## job 3535
## fixed_point_alu
module fixed_point_alu (
    input clk,
    input rst,
    input [1:0] op,           
    input signed [15:0] a,    
    input signed [15:0] b,    
    output reg signed [23:0] out,   
    output reg overflow       
);
make LEC_CHECK=0 ABC_AREA=1 CAP_MARGIN=25 CORE_MARGIN=2 CORE_UTILIZATION=40 GPL_ROUTABILITY_DRIVEN=0 MAX_ROUTING_LAYER=met5 SETUP_SLACK_MARGIN=5.0 SLEW_MARGIN=20 TNS_END_PERCENT=15 finish   # period 60.0 ns
run.sh (not shown) runs the stock make flow with config.mk's settings and CLKGATE_MAP_FILE=.
For job 5987, these inputs were changed with respect to job 3535:
Settings: GPL_ROUTABILITY_DRIVEN no longer set, was 0; SETUP_SLACK_MARGIN no longer set, was 5.0; TNS_END_PERCENT no longer set, was 15; CAP_MARGIN now 20, was 25; ABC_AREA no longer set, was 1; CORE_UTILIZATION now 30, was 40; MAX_ROUTING_LAYER no longer set, was met5; the clock period (ns, I/O delays scaled along) now 63.1, was 60.0.
==> comparison <==
- Post-route worst setup slack in job 5987 is 1.07 ns higher than in job 3535
- Compared with job 3535, in job 5987 maximum fanout along the worst path now larger; arrival time of data at the critical path endpoint now larger; area of the placeable core now larger; total stage count of the critical path now smaller.
- Compared with job 3535, job 5987 shows a growth of design area from synthesis to finish that is 18 points lower.
- Across both runs, number of buffers added for setup after CTS was lower for job 5987 than for job 3535.
[inputs] job 1307 vs job 5987
Settings: CORE_UTILIZATION: 30 -> 40; the clock period (ns, I/O delays scaled along): 63.1 -> 59.0.
==> results <==
- Job 5987 reports its capture point of the worst path as out[18] while job 1307 reports out[4].
- Row number of filler instances in the final layout: job 1307 lower / job 5987 higher
- Cell area reported after detailed placement: job 1307 vs job 5987, no meaningful difference
- Between job 5987 and job 1307, the non-clock buffer count is higher for job 1307.
- Job 1307 has area of all placed cells without fillers above what job 5987 had.
- Re post-route non-filler standard cell count: job 1307 is 243 down on job 5987.
Changes in job 8069 relative to job 1307:
Settings: a change of CORE_UTILIZATION from 40 to 19.
==> comparison <==
- No stage failed in job 8069, and the final checks on the layout all came back clean.
- Routed wire length on met2 in job 8069 vs job 1307: up 0.84%
- Job 8069 -> job 1307: cts-stage hold buffer count delta 0, exact match
- Minimum clock period after layout, job 8069 and job 1307, lower one = job 8069.
- Diff job 8069..job 1307 | number of combinational gates with multiple inputs | negligible
- Diff job 8069 and job 1307: utilization higher in job 1307
- Wire length of the first global-routing pass in job 8069 is 9400 µm above job 1307.
- Compared with job 1307, job 8069 shows a lower share of the cycle needed by the critical path after routing.
- The run with more routed wire is job 8069, not job 1307.
Input-level comparison between job 7550 and job 8069:
Settings: putting CTS_CLUSTER_SIZE at 33 where nothing was set; swapping 19 for 68 in CORE_UTILIZATION; putting ABC_AREA at 1 where nothing was set; putting CTS_CLUSTER_DIAMETER at 336 where nothing was set; swapping 59.0 for 53.2 in the clock period (ns, I/O delays scaled along).
Findings:
What ended job 7550 was a tool error in global routing (5_1_grt); the run never finished. Job 8069: done, clean on timing, DRC and antenna. The number of rows created at floorplan in job 7550 sits 70 below the value recorded for job 8069. Compared with job 8069, job 7550 shows a higher post-synthesis instance total. Reported for job 8069 and job 7550, deepest clock path buffer count turned out identical to the last digit.
#### Input delta (job 3753 over job 7550)
Settings: a change of CORE_UTILIZATION from 68 to 40; a deleted ABC_AREA that had been 1; a deleted CTS_CLUSTER_SIZE that had been 33; a deleted CTS_CLUSTER_DIAMETER that had been 336; a change of the clock period (ns, I/O delays scaled along) from 53.2 to 60.0.
Notes after the runs:
- Per the final summary, job 3753 finished and its layout is clean on timing, DRC and antenna.
- Comparing job 3753 against job 7550, there is no change at all in number of enable-type register cells in the synthesized netlist.
- From job 7550 to job 3753 the numbers moved as follows: synthesized area per cell increased about 12%, basic-gate share of the synthesized area counting and, or, nand and nor cells decreased 7.3 points, post-synthesis adder-cell area fraction decreased 0.93 points, post-synthesis chip area from yosys increased 2.7%, total instance count after detailed placement decreased 805.
- Compared with job 7550, in job 3753 part of the Yosys area used for sequential elements neither gained nor lost much, complex-gate fraction of the synthesized area picked up an extra 12 points, synthesized cell count lost 376.

========
Setup of v24:
Starting RTL as in the previous note.
export LEC_CHECK = 0
export CAP_MARGIN = 25
export CORE_MARGIN = 2
export CORE_UTILIZATION = 40
export HOLD_SLACK_MARGIN = 0.05
export MAX_ROUTING_LAYER = met4
export SLEW_MARGIN = 20
create_clock -name core_clock -period 60.0 [get_ports {clk}]
> inputs changed (v24 -> v50)
Settings: clearing HOLD_SLACK_MARGIN, which used to be 0.05; putting ABC_AREA at 1 where nothing was set; swapping 40 for 62 in CORE_UTILIZATION; clearing MAX_ROUTING_LAYER, which used to be met4; putting CTS_CLUSTER_SIZE at 96 where nothing was set; swapping 25 for 20 in CAP_MARGIN; swapping 60.0 for 34.2 in the clock period (ns, I/O delays scaled along).
==> comparison <==
v24 went all the way through the flow, and no timing, DRC or antenna check failed. v50: it failed during global routing, and the tool reported GRT-0116. Between v50 and v24, it is v50 whose overall chip area is lower, by about 37%. v50 vs v24 on number of distinct library cells after synthesis: v50 is the lower one. Of v24 and v50, the lower synthesized cell count belongs to v24. Taking v50 as 1.0, v24 lands at 0.092 on number of gates given a new drive strength after cts. Per the comparison of v50 with v24, quantity of I/O buffers inserted on ports neither gained nor lost much, fraction of the yosys area taken by sequential cells neither gained nor lost much. In the flow results for v24 and v50, the post-synth design cell area is smaller on v50.
Input-level comparison between v44 and v50:
Settings: CORE_UTILIZATION now 69, was 62; TNS_END_PERCENT now 5, previously not set; CTS_CLUSTER_DIAMETER now 332, previously not set.
[summary]
v44 did not finish; the tool stopped in clock tree synthesis with error DPL-0033. v44 vs. v50: standard cell core area fell 9.9%; area after synthesis closely matched the old numbers; vertical die size now sits lower.
Input changes introduced in v3 (baseline for comparison: v44):
Settings: putting CORE_ASPECT_RATIO at 0.5 where nothing was set; putting SETUP_SLACK_MARGIN at -1.2 where nothing was set; clearing ABC_AREA, which used to be 1; swapping 96 for 99 in CTS_CLUSTER_SIZE; swapping 69 for 25 in CORE_UTILIZATION; swapping 34.2 for 60.0 in the clock period (ns, I/O delays scaled along).
--- outcome ---
Per the comparison of v3 with v44, sequential area share after synthesis has remained practically unchanged, yosys stat chip area +2.7%, synthesized area shows an increase of about 2.7%. The final layout from v3, which completed every stage, passed the timing, DRC and antenna checks at the end of the flow.
Setup changes, v3 to v45
Settings: ABC_AREA now 1, previously not set; CORE_ASPECT_RATIO no longer set, was 0.5; CTS_CLUSTER_SIZE now 100, was 99; SETUP_SLACK_MARGIN no longer set, was -1.2; CORE_UTILIZATION now 71, was 25; PLACE_DENSITY now 0.37, previously not set; CTS_CLUSTER_DIAMETER no longer set, was 332; the clock period (ns, I/O delays scaled along) now 34.6, was 60.0.
Notes after the runs:
- Of v3 and v45, just one finished clean: v3.
- Between v3 and v45, the flow reports area of the core decreasing by more than half.
- Summary of v45 over v3: initial standard-cell utilization of the core picked up an extra 47 points, area fraction in compound gates lost 12 points.
- Taking v3 as the reference, in v45 synthesized cell count rose 376, mapped cell area fell 800 sq um.
- v45 vs v3 — XOR/XNOR share of the synthesized area dropped 1.4 points.

========
the baseline:
Starting RTL as in the previous note.
Settings: LEC_CHECK=0, ABC_AREA=0, CAP_MARGIN=20, CORE_MARGIN=2, CORE_UTILIZATION=70, CTS_CLUSTER_DIAMETER=190, CTS_CLUSTER_SIZE=24, HOLD_SLACK_MARGIN=-0.07, SETUP_SLACK_MARGIN=1.62, SLEW_MARGIN=20; clock period 13.1 ns.
clock tree synthesis: the baseline exited with error
Edits applied to the flow inputs when going from the baseline to the candidate:
==> flow/config.mk <==
export PLATFORM = sky130hd
export DESIGN_NAME = fixed_point_alu
export DESIGN_NICKNAME = fixed_point_alu
export VERILOG_FILES = /design/flow/design.v
export SDC_FILE = /design/flow/constraint.sdc
export NUM_CORES = 4
export LEC_CHECK = 0
export CAP_MARGIN = 20
export CORE_MARGIN = 2
export CORE_UTILIZATION = 40
export CTS_CLUSTER_DIAMETER = 386
export CTS_CLUSTER_SIZE = 98
export SLEW_MARGIN = 20
export TNS_END_PERCENT = 5
==> flow/constraint.sdc <==
create_clock -name core_clock -period 60.0 [get_ports {clk}]
set_input_delay 12.0000 -clock core_clock [delete_from_list [all_inputs] [get_ports {clk}]]
set_output_delay 12.0000 -clock core_clock [all_outputs]
set_load 0.01 [all_outputs]
### Flow results
The candidate: full flow OK, the timing, DRC and antenna checks passed. Placer congestion estimate, the candidate and the baseline, higher one = the baseline. Measured against the baseline, the number of cells after detailed placement of the candidate comes out at 0.896 times the reference value. The candidate vs. the baseline: placed cell area went down by about 20%.

========
run A:
Starting RTL as in the previous note.
## fixed_point_alu
module fixed_point_alu (
    input clk,
    input rst,
    input [1:0] op,           
    input signed [15:0] a,    
    input signed [15:0] b,    
    output reg signed [23:0] out,   
    output reg overflow       
);
    localparam Q8_MAX_POS = 16'sh7FFF;    
    localparam Q8_MAX_NEG = 16'sh8000;    
    localparam Q16_MAX_POS = 24'sh7FFFFF;  
    localparam Q16_MAX_NEG = 24'sh800000;  
    reg signed [31:0] mul_result;   
    reg signed [23:0] add_sub_result;
    always @(posedge clk or posedge rst) begin
        if (rst) begin
            out <= 0;
            overflow <= 0;
        end else begin
            case (op)
                2'b00: begin
                    add_sub_result = a + b;
                    if ((a > 0 && b > 0 && add_sub_result < 0) || 
                        (a < 0 && b < 0 && add_sub_result > 0)) begin
                        overflow <= 1;
                        out <= (a[15] == 1) ? Q16_MAX_NEG : Q16_MAX_POS;
                    end else begin
                        overflow <= 0;
                        out <= { {8{add_sub_result[15]}}, add_sub_result };  
                    end
                end
                2'b01: begin
                    add_sub_result = a - b;
                    if ((a > 0 && b < 0 && add_sub_result < 0) || 
                        (a < 0 && b > 0 && add_sub_result > 0)) begin
                        overflow <= 1;
                        out <= (a[15] == 1) ? Q16_MAX_NEG : Q16_MAX_POS;
                    end else begin
                        overflow <= 0;
                        out <= { {8{add_sub_result[15]}}, add_sub_result };  
                    end
                end
               2'b10: begin
    mul_result = a * b;   
    if ($signed(mul_result[31:8]) > $signed(Q16_MAX_POS)) begin
        overflow <= 1;
        out <= Q16_MAX_POS;
    end else if ($signed(mul_result[31:8]) < $signed(Q16_MAX_NEG)) begin
        overflow <= 1;
        out <= Q16_MAX_NEG;
    end else begin
        overflow <= 0;
        out <= mul_result[31:8];   
    end
end
                2'b11: begin
                    if (b == 0) begin   
                        overflow <= 1;
                        out <= (a[15] == 1) ? Q16_MAX_NEG : Q16_MAX_POS;
                    end else begin
                        out <= (a << 8) / b;
                        overflow <= 0;
  ...
make LEC_CHECK=0 ABC_AREA=0 CAP_MARGIN=20 CORE_MARGIN=2 CORE_UTILIZATION=70 CTS_CLUSTER_DIAMETER=190 CTS_CLUSTER_SIZE=24 HOLD_SLACK_MARGIN=0.29 SETUP_SLACK_MARGIN=1.62 SLEW_MARGIN=20 finish   # period 13.1 ns
FAIL run A @ clock tree synthesis (4_1_cts): tool exited with error
Here is what was changed in the inputs of run B compared with run A.
# run A
export LEC_CHECK = 0
export ABC_AREA = 0
export CAP_MARGIN = 20
export CORE_MARGIN = 2
export CORE_UTILIZATION = 70
export CTS_CLUSTER_DIAMETER = 190
export CTS_CLUSTER_SIZE = 24
export HOLD_SLACK_MARGIN = 0.29
export SETUP_SLACK_MARGIN = 1.62
export SLEW_MARGIN = 20
create_clock -name core_clock -period 13.1 [get_ports {clk}]
# run B
export LEC_CHECK = 0
export ABC_AREA = 0
export CAP_MARGIN = 20
export CORE_MARGIN = 2
export CORE_UTILIZATION = 70
export CTS_CLUSTER_DIAMETER = 190
export CTS_CLUSTER_SIZE = 24
export HOLD_SLACK_MARGIN = 0.23
export SETUP_SLACK_MARGIN = 1.62
export SLEW_MARGIN = 20
create_clock -name core_clock -period 13.1 [get_ports {clk}]
## What came out
- Status: run B FAILED at clock tree synthesis (4_1_cts) (tool error)
- Summary of run B over run A: starting utilization of the core area essentially unchanged, part of the Yosys area used for sequential elements essentially unchanged.
- [compare] base=run A new=run B: number of enable flip-flop cells did not really move, area share of and/or/nand/nor cells after synthesis did not really move.
The inputs of run C differ from those of run B as listed below.
# run B
export LEC_CHECK = 0
export ABC_AREA = 0
export CAP_MARGIN = 20
export CORE_MARGIN = 2
export CORE_UTILIZATION = 70
export CTS_CLUSTER_DIAMETER = 190
export CTS_CLUSTER_SIZE = 24
export HOLD_SLACK_MARGIN = 0.23
export SETUP_SLACK_MARGIN = 1.62
export SLEW_MARGIN = 20
create_clock -name core_clock -period 13.1 [get_ports {clk}]
# run C
export LEC_CHECK = 0
export ABC_AREA = 1
export CAP_MARGIN = 20
export CORE_MARGIN = 2
export CORE_UTILIZATION = 71
export CTS_CLUSTER_SIZE = 100
export PLACE_DENSITY = 0.37
export SLEW_MARGIN = 20
create_clock -name core_clock -period 41.7 [get_ports {clk}]
==> results <==
- Status: run C FAILED at clock tree synthesis (4_1_cts) (tool error)
- Run C ended with more number of standard cells reported by yosys than run B.
- Measured against each other, run C and run B differ in AND-OR/OR-AND share of the synthesized area, the higher figure coming from run B.
- Cmp run C and run B / initial standard-cell utilization of the core / lower: run B
- In the metrics for run C and run B, the one carrying the higher synthesized area is run B.
- From run B to run C the numbers moved as follows: placed cell count up 184; routability-driven placement congestion ratio up 0.0045; number of instances in the synthesized netlist up 376; number of rows created at floorplan down 2.
- Run C vs run B on chip area line of the yosys report: run C is the lower one.
diff inputs: run C => run D
# run C
export LEC_CHECK = 0
export ABC_AREA = 1
export CAP_MARGIN = 20
export CORE_MARGIN = 2
export CORE_UTILIZATION = 71
export CTS_CLUSTER_SIZE = 100
export PLACE_DENSITY = 0.37
export SLEW_MARGIN = 20
create_clock -name core_clock -period 41.7 [get_ports {clk}]
# run D
export LEC_CHECK = 0
export ABC_AREA = 1
export CAP_MARGIN = 20
export CORE_ASPECT_RATIO = 1.37
export CORE_MARGIN = 2
export CORE_UTILIZATION = 71
export CTS_CLUSTER_DIAMETER = 332
export CTS_CLUSTER_SIZE = 96
export SLEW_MARGIN = 20
create_clock -name core_clock -period 34.2 [get_ports {clk}]
Notes after the runs:
Run D | ERROR | clock tree synthesis (4_1_cts). Run D against run C; final estimated routing congestion in global placement is down by a few percent. Run D vs. run C: core outline area increased by 210 um^2 relative to the old numbers, cell count after placement closely matched the old numbers, I/O pin count closely matched the old numbers. Compared run C against run D; cell area after placement within noise. Any difference in area of the die between run D and run C is small enough to ignore.
--- input diff run D..run E ---
# run D
export LEC_CHECK = 0
export ABC_AREA = 1
export CAP_MARGIN = 20
export CORE_ASPECT_RATIO = 1.37
export CORE_MARGIN = 2
export CORE_UTILIZATION = 71
export CTS_CLUSTER_DIAMETER = 332
export CTS_CLUSTER_SIZE = 96
export SLEW_MARGIN = 20
create_clock -name core_clock -period 34.2 [get_ports {clk}]
# run E
export LEC_CHECK = 0
export CAP_MARGIN = 20
export CORE_MARGIN = 2
export CORE_UTILIZATION = 66
export CTS_CLUSTER_DIAMETER = 336
export CTS_CLUSTER_SIZE = 33
export SLEW_MARGIN = 20
create_clock -name core_clock -period 56.0 [get_ports {clk}]
- Run E: complete, dirty (negative setup slack)
- Against run D as the reference, run E delivers a higher post-synthesis average cell area.
- Simple-gate share of the synthesized area | run E below run D
- Area fraction in full adders, half adders and majority gates ends up higher on run D.
- Run E: standard-cell row count about 10% below run D
- Compared with run D, run E shows a instance count after placement with tap cells included that is 14% lower.
Setup changes, run E to run F
# run E
export LEC_CHECK = 0
export CAP_MARGIN = 20
export CORE_MARGIN = 2
export CORE_UTILIZATION = 66
export CTS_CLUSTER_DIAMETER = 336
export CTS_CLUSTER_SIZE = 33
export SLEW_MARGIN = 20
create_clock -name core_clock -period 56.0 [get_ports {clk}]
# run F
export LEC_CHECK = 0
export CAP_MARGIN = 20
export CORE_MARGIN = 2
export CORE_UTILIZATION = 70
export CTS_CLUSTER_DIAMETER = 343
export CTS_CLUSTER_SIZE = 33
export MAX_ROUTING_LAYER = met4
export SETUP_SLACK_MARGIN = 2.15
export SLEW_MARGIN = 20
export TNS_END_PERCENT = 5
create_clock -name core_clock -period 56.0 [get_ports {clk}]
--- outcome ---
The flow ended early for run F: it failed with a tool error in global routing (5_1_grt). The flow completed for run E, but it is not clean: the layout still shows negative setup slack. Compared to run E, run F has standard cell area after detailed placement 1700 um^2 lower. What run E reported for number of gates given a new drive strength after cts has to be multiplied by 4.4 to get the figure for run F. Per the comparison of run F with run E, chip area shows a reduction of 2700 um^2; width of the die now sits lower; combined area of all synthesized cells shows no meaningful change.
